## wip/quartz
// buck_converter_top
module buck_converter_top #(
    parameter CLK_FREQ = 100_000_000,
    parameter PWM_FREQ = 100_000,
    parameter V_REF = 12'd2048,
    parameter KP = 16'd100,
    parameter KI = 16'd10,
    parameter KD = 16'd5
)(
    input wire clk,
    input wire rst_n,
    input wire [11:0] adc_data,
    input wire adc_valid,
    output wire pwm_out,
    output wire [11:0] voltage_monitor,
    output wire [9:0] duty_cycle_monitor
);
Size: ~0.016 mm² of cells after synthesis.
export LEC_CHECK = 0
export ABC_AREA = 0
export CAP_MARGIN = 20
export CELL_PAD_IN_SITES_DETAIL_PLACEMENT = 0
export CELL_PAD_IN_SITES_GLOBAL_PLACEMENT = 1
export CORE_MARGIN = 2
export CORE_UTILIZATION = 55
export CTS_CLUSTER_DIAMETER = 189
export GPL_ROUTABILITY_DRIVEN = 1
export GPL_TIMING_DRIVEN = 1
export MAX_ROUTING_LAYER = met5
export PLACE_DENSITY_LB_ADDON = 0.16
export SETUP_SLACK_MARGIN = 0.47
export SLEW_MARGIN = 25
create_clock -name core_clock -period 1.65 [get_ports {clk}]
run.sh (not shown) runs the stock make flow with config.mk's settings and CLKGATE_MAP_FILE=.
What the final checks of wip/quartz revealed, after a flow that finished every stage, was a layout that fails on setup timing.
Changes in wip/cedar relative to wip/quartz:
Settings: SLEW_MARGIN changed from 25 to 20; CORE_UTILIZATION changed from 55 to 65; SETUP_SLACK_MARGIN removed (was 0.47); PLACE_DENSITY_LB_ADDON removed (was 0.16); CELL_PAD_IN_SITES_DETAIL_PLACEMENT removed (was 0); GPL_ROUTABILITY_DRIVEN removed (was 1); MAX_ROUTING_LAYER removed (was met5); ABC_AREA removed (was 0); CTS_CLUSTER_DIAMETER removed (was 189); CELL_PAD_IN_SITES_GLOBAL_PLACEMENT removed (was 1); GPL_TIMING_DRIVEN removed (was 1); the clock period (ns, I/O delays scaled along) changed from 1.65 to 4.65.
- No stage failed in wip/cedar, and the final checks on the layout all came back clean.
- Pre-CTS worst setup slack (wip/cedar over wip/quartz): increase, 2.71 ns
- Going from wip/quartz to wip/cedar, depth of the most critical reg-to-reg path has decreased; initial antenna violation count has remained practically unchanged.
- wip/cedar: critical path depth 1 below wip/quartz
- wip/cedar vs wip/quartz, worst setup slack went up by 2.91 ns.
- Higher count of clock-buffer cells in the layout goes to wip/quartz over wip/cedar.
- Biggest fanout along the worst timing path came out higher on wip/cedar than on wip/quartz.
- In wip/cedar, combined flip-flop and latch cell area is lower than in wip/quartz.
- When wip/cedar is set beside wip/quartz, its mean routed wirelength per cell turns out to be 16% smaller.
Here is what was changed in the inputs of wip/garnet compared with wip/cedar.
Settings: changing CORE_UTILIZATION from 65 to 40; changing the clock period (ns, I/O delays scaled along) from 4.65 to 4.89.
Results
wip/garnet against wip/cedar; total wirelength of the detailed-routed design is up slightly. Looking at count of non-filler cells in the finished layout across wip/garnet and wip/cedar, the one that comes out lower is wip/cedar. Of the two values seen for critical path launch point, pid_ctrl.error[0] was produced by wip/garnet and pid_ctrl.integral[0] by wip/cedar. Post-route antenna net violation count essentially unchanged between wip/garnet and wip/cedar.
Inputs modified between wip/garnet and wip/zinc:
Settings: swapping 40 for 61 in CORE_UTILIZATION; swapping 4.89 for 5.03 in the clock period (ns, I/O delays scaled along).
Results
wip/zinc and wip/garnet ended up with roughly the same synthesized area. Per the comparison of wip/zinc with wip/garnet, final critical-path required period rose 0.21 ns, routed length on met1 fell by 6.0%. Clock buffer instance count of the final layout, wip/zinc and wip/garnet: larger value in wip/garnet. Between wip/zinc and wip/garnet, via count is lower for wip/garnet, wip/zinc comes in above that. Re die area: wip/zinc and wip/garnet aren't equal, and the higher value belongs to wip/garnet. Diff wip/zinc and wip/garnet: vertical die size higher in wip/garnet. Number of non-clock buffers in the layout: higher on wip/garnet. Cell count: wip/zinc lower than wip/garnet.
Changes in wip/pepper relative to wip/zinc:
Settings: an added ABC_AREA of 1; a change of CORE_UTILIZATION from 61 to 64; a change of the clock period (ns, I/O delays scaled along) from 5.03 to 2.93.
==> results <==
wip/pepper finished every stage; the final checks, however, were not passed, the failures being setup timing. The lower number of non-clock buffers came out of wip/zinc. In the reports for wip/pepper and wip/zinc, the larger growth of design area from synthesis to finish belongs to wip/pepper. Delta (wip/pepper minus wip/zinc): post-route standard cell area excluding fillers now sits higher; part of the cycle the worst path needs now sits higher. Number of setup violations in the final report (lower): wip/zinc. wip/zinc tops out at a lower clock frequency than wip/pepper.
Changes in wip/maple relative to wip/pepper:
Settings: setting CTS_CLUSTER_DIAMETER to 397 for the first time; setting SETUP_SLACK_MARGIN to 0.65 for the first time; setting CTS_CLUSTER_SIZE to 100 for the first time.
Notes after the runs:
- wip/maple never completed; the flow aborted with a tool error in global routing (5_1_grt).
- Comparing wip/maple with wip/pepper, the effective utilization at floorplan came out essentially unchanged.
- Register bit total from synthesis: wip/pepper vs wip/maple identical
- From wip/pepper to wip/maple the numbers moved as follows: pre-CTS setup slack has decreased, buffer count from post-CTS setup fixing has increased, height of the die has remained practically unchanged.

* * *

Setup of job 8645:
The RTL this note starts from:
==> flow/design.v <==
module adc_interface (
    input wire clk,
    input wire rst_n,
    input wire [11:0] adc_data,
    input wire adc_valid,
    output reg [11:0] voltage_fb,
    output reg data_ready
);
    always @(posedge clk or negedge rst_n) begin
        if (!rst_n) begin
            voltage_fb <= 12'd0;
            data_ready <= 1'b0;
        end else begin
            if (adc_valid) begin
                voltage_fb <= adc_data;
                data_ready <= 1'b1;
            end else begin
                data_ready <= 1'b0;
            end
        end
    end
endmodule
module pid_controller #(
    parameter DATA_WIDTH = 12,
    parameter KP = 16'd100,
    parameter KI = 16'd10,
    parameter KD = 16'd5,
    parameter SETPOINT = 12'd2048
)(
    input wire clk,
    input wire rst_n,
    input wire [DATA_WIDTH-1:0] feedback,
    input wire fb_valid,
    output reg [9:0] control_out,
    output reg out_valid
);
    reg signed [DATA_WIDTH:0] error;
    reg signed [DATA_WIDTH:0] prev_error;
    reg signed [31:0] integral;
    reg signed [DATA_WIDTH:0] derivative;
    reg signed [31:0] p_term, i_term, d_term;
    reg signed [31:0] pid_sum;
    always @(posedge clk or negedge rst_n) begin
        if (!rst_n) begin
            error <= 0;
            prev_error <= 0;
            integral <= 0;
            derivative <= 0;
            p_term <= 0;
            i_term <= 0;
            d_term <= 0;
            pid_sum <= 0;
            control_out <= 10'd512;
            out_valid <= 1'b0;
        end else if (fb_valid) begin
            error <= SETPOINT - feedback;
            prev_error <= error;
            if (integral + error > 32'sd100000)
                integral <= 32'sd100000;
            else if (integral + error < -32'sd100000)
                integral <= -32'sd100000;
            else
                integral <= integral + error;
            derivative <= error - prev_error;
            p_term <= ($signed({16'd0, KP}) * error) >>> 8;
            i_term <= ($signed({16'd0, KI}) * integral) >>> 16;
            d_term <= ($signed({16'd0, KD}) * derivative) >>> 8;
            pid_sum <= p_term + i_term + d_term + 32'sd512;
            if (pid_sum > 32'sd1023)
                control_out <= 10'd1023;
            else if (pid_sum < 32'sd0)
                control_out <= 10'd0;
            else
                control_out <= pid_sum[9:0];
            out_valid <= 1'b1;
        end else begin
            out_valid <= 1'b0;
        end
    end
endmodule
module pwm_generator #(
    parameter CLK_FREQ = 100_000_000,
    parameter PWM_FREQ = 100_000,
    parameter PWM_RESOLUTION = 10
)(
    input wire clk,
    input wire rst_n,
    input wire [PWM_RESOLUTION-1:0] duty_cycle,
    output reg pwm_out
);
    localparam COUNTER_MAX = CLK_FREQ / PWM_FREQ;
    reg [$clog2(COUNTER_MAX)-1:0] counter;
    reg [PWM_RESOLUTION-1:0] duty_reg;
    reg [PWM_RESOLUTION-1:0] compare_val;
    always @(posedge clk or negedge rst_n) begin
        if (!rst_n) begin
            counter <= 0;
            duty_reg <= 0;
            compare_val <= 0;
            pwm_out <= 1'b0;
        end else begin
            if (counter < COUNTER_MAX - 1) begin
                counter <= counter + 1;
            end else begin
                counter <= 0;
                duty_reg <= duty_cycle;
            end
            compare_val <= (duty_reg * COUNTER_MAX) >> PWM_RESOLUTION;
            pwm_out <= (counter < compare_val) ? 1'b1 : 1'b0;
        end
    end
endmodule
module buck_converter_top #(
    parameter CLK_FREQ = 100_000_000,
    parameter PWM_FREQ = 100_000,
    parameter V_REF = 12'd2048,
    parameter KP = 16'd100,
    parameter KI = 16'd10,
    parameter KD = 16'd5
)(
    input wire clk,
    input wire rst_n,
    input wire [11:0] adc_data,
    input wire adc_valid,
    output wire pwm_out,
    output wire [11:0] voltage_monitor,
    output wire [9:0] duty_cycle_monitor
);
    wire [11:0] voltage_fb;
    wire adc_ready;
    wire [9:0] duty_cycle;
    wire pid_valid;
    adc_interface adc_if (
        .clk(clk),
        .rst_n(rst_n),
        .adc_data(adc_data),
        .adc_valid(adc_valid),
        .voltage_fb(voltage_fb),
        .data_ready(adc_ready)
    );
    pid_controller #(
        .DATA_WIDTH(12),
        .KP(KP),
        .KI(KI),
        .KD(KD),
        .SETPOINT(V_REF)
    ) pid_ctrl (
        .clk(clk),
        .rst_n(rst_n),
        .feedback(voltage_fb),
        .fb_valid(adc_ready),
        .control_out(duty_cycle),
        .out_valid(pid_valid)
    );
    pwm_generator #(
        .CLK_FREQ(CLK_FREQ),
        .PWM_FREQ(PWM_FREQ),
        .PWM_RESOLUTION(10)
    ) pwm_gen (
        .clk(clk),
        .rst_n(rst_n),
        .duty_cycle(duty_cycle),
        .pwm_out(pwm_out)
    );
    assign voltage_monitor = voltage_fb;
    assign duty_cycle_monitor = duty_cycle;
endmodule
Settings: LEC_CHECK=0, CAP_MARGIN=20, CORE_MARGIN=2, CORE_UTILIZATION=66, CTS_CLUSTER_SIZE=15, HOLD_SLACK_MARGIN=-0.08, SETUP_SLACK_MARGIN=0.94, SLEW_MARGIN=20; clock period 6.17 ns.
No stage failed in job 8645, and the final checks on the layout all came back clean.
Changes in job 5607 relative to job 8645:
- SETUP_SLACK_MARGIN no longer set, was 0.94
- HOLD_SLACK_MARGIN no longer set, was -0.08
- ABC_AREA now 1, previously not set
- CORE_UTILIZATION now 72, was 66
- CTS_CLUSTER_SIZE no longer set, was 15
- the clock period (ns, I/O delays scaled along) now 2.93, was 6.17
Results
Job 5607: it failed during 5_1_grt, and the tool reported GRT-0116.
Instance area at placement (job 5607 over job 8645): increase, 0.0035 mm^2
The run showing the greater die extent in x is job 8645.
Relative to job 8645, portion of the post-synthesis area used by sequential elements has gone down in job 5607.
Input-level comparison between job 1504 and job 5607:
- CORE_UTILIZATION changed from 72 to 66
- ABC_AREA removed (was 1)
- the clock period (ns, I/O delays scaled along) changed from 2.93 to 4.75
### Flow results
Job 5607 terminated abnormally: 5_1_grt reported GRT-0116.
Job 1504 completed every stage of the flow, and the final layout passed the timing, DRC and antenna checks.
Chip area line of the yosys report: job 1504 vs job 5607 down about 6.5%
Job 5607 has higher total nets after synthesis than job 1504.
Job 1504 vs job 5607 — buffers inserted during post-CTS setup optimization dropped 68.
Re total cell area at the placement stage: job 5607 was higher than job 1504.
Re number of different library cells in the post-synthesis netlist: job 5607 was lower than job 1504.
Job 1504 vs job 5607: total of cells resized after clock tree synthesis down
The total core area in job 1504 sits 0.90% above the value recorded for job 5607.
Job 1504: number of instances in the synthesized netlist is about 27% lower than what job 5607 reported.
The inputs of job 5856 differ from those of job 1504 as listed below.
- PLACE_DENSITY: unset -> 0.42
- CORE_UTILIZATION: 66 -> 72
- the clock period (ns, I/O delays scaled along): 4.75 -> 3.97
==> results <==
Job 1504 → job 5856: flop share of the area dropped 2.9 points, final-layout setup total negative slack decreased 6170 ps. Job 1504 has a lower number of global-route vias before repair than job 5856. Job 1504 → job 5856: clock skew shows a reduction of 12 ps. The minimum setup slack in the final design of job 5856 falls short of that of job 1504 by 710 ps. Nothing crashed in job 5856 and all stages finished; the problem is that the final layout failed, the offending checks being negative setup slack. Highest cell delay on the worst timing path was higher in job 5856 than in job 1504. Count of vias placed by the detailed router, job 5856 and job 1504: smaller value in job 1504.
